==> run a <==
==> flow/design.v <==
module div 
	#(
		parameter W=32,
					 CBIT=6		 
	 )
	(
		input wire clk, reset, str_trg,
		input wire [W-1:0] dvsr, dvnd,
		output reg ready, done_trg,
		output wire [W-1:0] quo,rmd
	);
	localparam [1:0]
		idle = 2'b00,
		op = 2'b01,
		last = 2'b10,
		done = 2'b11;
	reg [1:0] state_reg, state_next;
	reg [W-1:0] rh_reg, rh_next, rl_reg, rl_next, rh_tmp, d_reg, d_next;
	reg [CBIT-1:0] n_reg, n_next;
	reg q_bit, start;
	always @ (posedge clk, posedge reset)
		if (reset)
		begin
			state_reg<=idle;
			rh_reg<=0;
			rl_reg<=0;
			d_reg<=0;
			n_reg<=0;
		end
		else
		begin
			state_reg<=state_next;
			rh_reg<=rh_next;
			rl_reg<=rl_next;
			d_reg<=d_next;
			n_reg<=n_next;
		end
		always @*
		begin
			start = str_trg;
			state_next = state_reg;
			ready = 1'b0;
			done_trg = 1'b0;
			rh_next = rh_reg;
			rl_next = rl_reg;
			d_next = d_reg;
			n_next = n_reg;
			case (state_reg)
				idle:
				begin
					ready = 1'b1;
					if (start)
					begin
						rh_next = 0;
						rl_next = dvnd;   
						d_next = dvsr;    
						n_next = W+1;     
						state_next = op;
					end
				end
				op:
				begin
					rl_next  = {rl_reg[W-2:0], q_bit};
					rh_next = {rh_tmp[W-2:0], rl_reg[W-1]};
					n_next = n_reg-1;
					if (n_next==1)
						state_next = last;
				end
				last:  
				begin
					rl_next = {rl_reg[W-2:0], q_bit};
					rh_next = rh_tmp;
					state_next = done;
				end
				done:
				begin
					done_trg = 1'b1;
					state_next = idle;
				end
				default: state_next = idle;
			endcase
		end
		always @*
			if (rh_reg >= d_reg)
			begin
				rh_tmp = rh_reg - d_reg;
				q_bit=1'b1;
			end
			else
			begin
				rh_tmp = rh_reg;
				q_bit = 1'b0;
			end
		assign quo = rl_reg;
		assign rmd = rh_reg;
endmodule
module div_avalon
	#(
		parameter W     = 32,
				  CBIT  = 6		 
	 )
	(
		input wire clk, reset,
		input wire [2:0] div_address,
		input wire div_chipselect,
		input wire div_write,
		input wire [W-1:0] div_writedata,
		output wire [W-1:0] div_readdata,
		output wire div_irq,
		output wire div_rdy
	);
    localparam [2:0]
        SET_DIVIDEND  = 3'h0,
        SET_DIVISOR   = 3'h1,
        START         = 3'h2,
        GET_QUOTIENT  = 3'h3,
        GET_REMAINDER = 3'h4,
        GET_READY     = 3'h5,
        DONE_TRG      = 3'h6;
	wire div_start, div_ready, set_done_trg, clr_done_trg;
	reg [W-1:0] dvnd_reg, dvsr_reg;
	reg done_trg_reg;
	wire [W-1:0] quo, rmd;
	wire wr_en, wr_dvnd, wr_dvsr;
	div #(.W(32), .CBIT(6)) d1
		 ( .clk(clk), .reset(reset), .str_trg(div_start), .dvsr(dvsr_reg), .dvnd(dvnd_reg),   
		   .ready(div_ready), .done_trg(set_done_trg), .quo(quo), .rmd(rmd));         
	always @ (posedge clk, posedge reset)
	begin
		if (reset)
		begin
			dvnd_reg <= 0;
			dvsr_reg <= 0;
			done_trg_reg <= 0;
		end
		else
		begin
			if (wr_dvnd)
				dvnd_reg <= div_writedata;
			if (wr_dvsr)
				dvsr_reg <= div_writedata;
			if (set_done_trg)
				done_trg_reg <= 1'b1;
			else if (clr_done_trg)
				done_trg_reg <= 1'b0;
		end
	end
	assign wr_en = div_write & div_chipselect;
	assign wr_dvnd = (div_address == SET_DIVIDEND) & wr_en;
	assign wr_dvsr = (div_address == SET_DIVISOR) & wr_en;
	assign div_start = (div_address == START) & wr_en;
	assign clr_done_trg = (div_address == DONE_TRG) & wr_en;
	assign div_readdata = (div_address == GET_QUOTIENT) ? quo :
								 (div_address == GET_REMAINDER) ? rmd :
								 (div_address == GET_READY) ? {31'b0, div_ready} : {31'b0, done_trg_reg};
	assign div_rdy = div_ready;
	assign div_irq = done_trg_reg;
endmodule
==> flow/run.sh <==
#!/bin/bash
# the make line also repeats each setting of config.mk as NAME=value (left out here)
make -C /OpenROAD-flow-scripts/flow DESIGN_CONFIG=/design/flow/config.mk WORK_HOME=/design/flow/orfs CLKGATE_MAP_FILE= finish
==> flow/config.mk <==
export PLATFORM = sky130hd
export DESIGN_NAME = div_avalon
export DESIGN_NICKNAME = div_avalon
export VERILOG_FILES = /design/flow/design.v
export SDC_FILE = /design/flow/constraint.sdc
export NUM_CORES = 4
export LEC_CHECK = 0
export CAP_MARGIN = 20
export CORE_MARGIN = 2
export CORE_UTILIZATION = 40
export CTS_CLUSTER_DIAMETER = 364
export GPL_TIMING_DRIVEN = 0
export MAX_ROUTING_LAYER = met4
export PLACE_DENSITY_LB_ADDON = 0.09
export SLEW_MARGIN = 20
==> flow/constraint.sdc <==
create_clock -name core_clock -period 7.31 [get_ports {clk}]
set_input_delay 1.4620 -clock core_clock [delete_from_list [all_inputs] [get_ports {clk}]]
set_output_delay 1.4620 -clock core_clock [all_outputs]
set_load 0.01 [all_outputs]
==> inputs of run b, as changes to run a <==
--- a/flow/config.mk
+++ b/flow/config.mk
@@ -10,6 +10,7 @@
 export CORE_UTILIZATION = 40
-export CTS_CLUSTER_DIAMETER = 364
-export GPL_TIMING_DRIVEN = 0
-export MAX_ROUTING_LAYER = met4
-export PLACE_DENSITY_LB_ADDON = 0.09
+export CTS_CLUSTER_DIAMETER = 333
+export CTS_CLUSTER_SIZE = 100
+export HOLD_SLACK_MARGIN = -0.05
+export SETUP_SLACK_MARGIN = 1.05
 export SLEW_MARGIN = 20
+export TNS_END_PERCENT = 15
==> flow/constraint.sdc (replaced) <==
create_clock -name core_clock -period 5.0 [get_ports {clk}]
set_input_delay 1.0000 -clock core_clock [delete_from_list [all_inputs] [get_ports {clk}]]
set_output_delay 1.0000 -clock core_clock [all_outputs]
set_load 0.01 [all_outputs]
==> inputs of run c, as changes to run a <==
--- a/flow/config.mk
+++ b/flow/config.mk
@@ -9,7 +9,6 @@
 export CORE_MARGIN = 2
-export CORE_UTILIZATION = 40
-export CTS_CLUSTER_DIAMETER = 364
-export GPL_TIMING_DRIVEN = 0
-export MAX_ROUTING_LAYER = met4
-export PLACE_DENSITY_LB_ADDON = 0.09
+export CORE_UTILIZATION = 27
+export CTS_CLUSTER_DIAMETER = 333
+export CTS_CLUSTER_SIZE = 100
+export HOLD_SLACK_MARGIN = -0.05
 export SLEW_MARGIN = 20
==> flow/constraint.sdc (replaced) <==
create_clock -name core_clock -period 5.0 [get_ports {clk}]
set_input_delay 1.0000 -clock core_clock [delete_from_list [all_inputs] [get_ports {clk}]]
set_output_delay 1.0000 -clock core_clock [all_outputs]
set_load 0.01 [all_outputs]
==> flow_summary.html <==
<!-- implementation run metrics -->
<table>
<tr><th>Metric</th><th>Value</th></tr>
<tr><th colspan="2">Layout</th></tr>
<tr><td>Final Util</td><td>48.0%</td></tr>
<tr><td>Data-path buffer share of cell area in the final layout</td><td>8.31%</td></tr>
<tr><td>P&amp;R area growth vs syn</td><td>18.5%</td></tr>
<tr><td>Clock buf count</td><td>24</td></tr>
<tr><th colspan="2">Place</th></tr>
<tr><td>Post-DP HPWL</td><td>15400 um</td></tr>
<tr><th colspan="2">Power</th></tr>
<tr><td>Power per Cell Area</td><td>630 nW/um^2</td></tr>
<tr><td>Share of power burned in registers</td><td>31.8%</td></tr>
<tr><th colspan="2">GRT</th></tr>
<tr><td>Vias in the first global route</td><td>7036</td></tr>
<tr><th colspan="2">Run status</th></tr>
<tr><td>Status</td><td>timing/DRC/antenna clean</td></tr>
<tr><th colspan="2">Floorplan</th></tr>
<tr><td>Share of the core filled by cells before placement</td><td>40.5%</td></tr>
<tr><td>Die Y</td><td>158 um</td></tr>
<tr><th colspan="2">Timing</th></tr>
<tr><td>Portion of the clock cycle consumed by the worst path in the final layout</td><td>72.9%</td></tr>
<tr><td>Headroom to the max-slew limit</td><td>33.9%</td></tr>
<tr><th colspan="2">Clock tree</th></tr>
<tr><td>Insertion delay at the late pin of the worst-skew pair</td><td>0.43 ns</td></tr>
<tr><th colspan="2">Critical path</th></tr>
<tr><td>Ordered list of cells on the worst path</td><td>ha_1 &gt; a211oi_4 &gt; o211ai_2 &gt; a41oi_2 &gt; nor2_1 &gt; o31a_1 &gt; a311oi_2 &gt; a21o_1 &gt; buf_4 &gt; a22oi_1 &gt; o21ai_0</td></tr>
<tr><th colspan="2">Detailed routing</th></tr>
<tr><td>Routed length on met2</td><td>~11000 um</td></tr>
</table>
-- figures above: run b

==> flow_summary.html <==
<!-- implementation run metrics -->
<table>
<tr><th>Metric</th><th>Value</th></tr>
<tr><th colspan="2">Place</th></tr>
<tr><td>Post-DP HPWL</td><td>16700 um</td></tr>
<tr><th colspan="2">Power</th></tr>
<tr><td>Share of power burned in registers</td><td>32.5%</td></tr>
<tr><td>Power per Cell Area</td><td>620 nW/um^2</td></tr>
<tr><th colspan="2">Critical path</th></tr>
<tr><td>Ordered list of cells on the worst path</td><td>clkdlybuf4s50_1 &gt; inv_1 &gt; nor3_2 &gt; buf_4 &gt; a22o_1 &gt; clkdlybuf4s50_1</td></tr>
<tr><td>Capture instance of the worst register-to-register path</td><td>d1.rh_reg[30]$_DFFE_PP0P_</td></tr>
<tr><th colspan="2">Floorplan</th></tr>
<tr><td>Die Y</td><td>191 um</td></tr>
<tr><td>Share of the core filled by cells before placement</td><td>27.4%</td></tr>
<tr><th colspan="2">Timing</th></tr>
<tr><td>Portion of the clock cycle consumed by the worst path in the final layout</td><td>81.8%</td></tr>
<tr><th colspan="2">Layout</th></tr>
<tr><td>Final Util</td><td>approximately a third</td></tr>
<tr><td>P&amp;R area growth vs syn</td><td>18.9%</td></tr>
<tr><td>Data-path buffer share of cell area in the final layout</td><td>7.60%</td></tr>
<tr><th colspan="2">Run status</th></tr>
<tr><td>Status</td><td>timing/DRC/antenna clean</td></tr>
<tr><th colspan="2">Clock tree</th></tr>
<tr><td>Insertion delay at the late pin of the worst-skew pair</td><td>0.44 ns</td></tr>
<tr><th colspan="2">GRT</th></tr>
<tr><td>Vias in the first global route</td><td>7102</td></tr>
<tr><th colspan="2">Detailed routing</th></tr>
<tr><td>Routed length on met2</td><td>11000 um</td></tr>
</table>
-- figures above: run c

==> flow_summary.html <==
<!-- implementation run metrics -->
<table>
<tr><th>Metric</th><th>Value</th></tr>
<tr><th colspan="2">Run status</th></tr>
<tr><td>Status</td><td>timing/DRC/antenna clean</td></tr>
<tr><th colspan="2">Timing</th></tr>
<tr><td>Headroom to the max-slew limit</td><td>35.8%</td></tr>
<tr><td>Portion of the clock cycle consumed by the worst path in the final layout</td><td>77.6%</td></tr>
<tr><th colspan="2">Power</th></tr>
<tr><td>Power per Cell Area</td><td>437 nW/um^2</td></tr>
<tr><th colspan="2">Floorplan</th></tr>
<tr><td>Share of the core filled by cells before placement</td><td>40.5%</td></tr>
<tr><td>Die Y</td><td>158 um</td></tr>
<tr><th colspan="2">Layout</th></tr>
<tr><td>Final Util</td><td>48.0%</td></tr>
<tr><th colspan="2">Detailed routing</th></tr>
<tr><td>Routed length on met2</td><td>11200 um</td></tr>
</table>
-- figures above: run a

No activity file was given, so power comes from the tool's default toggle rates.
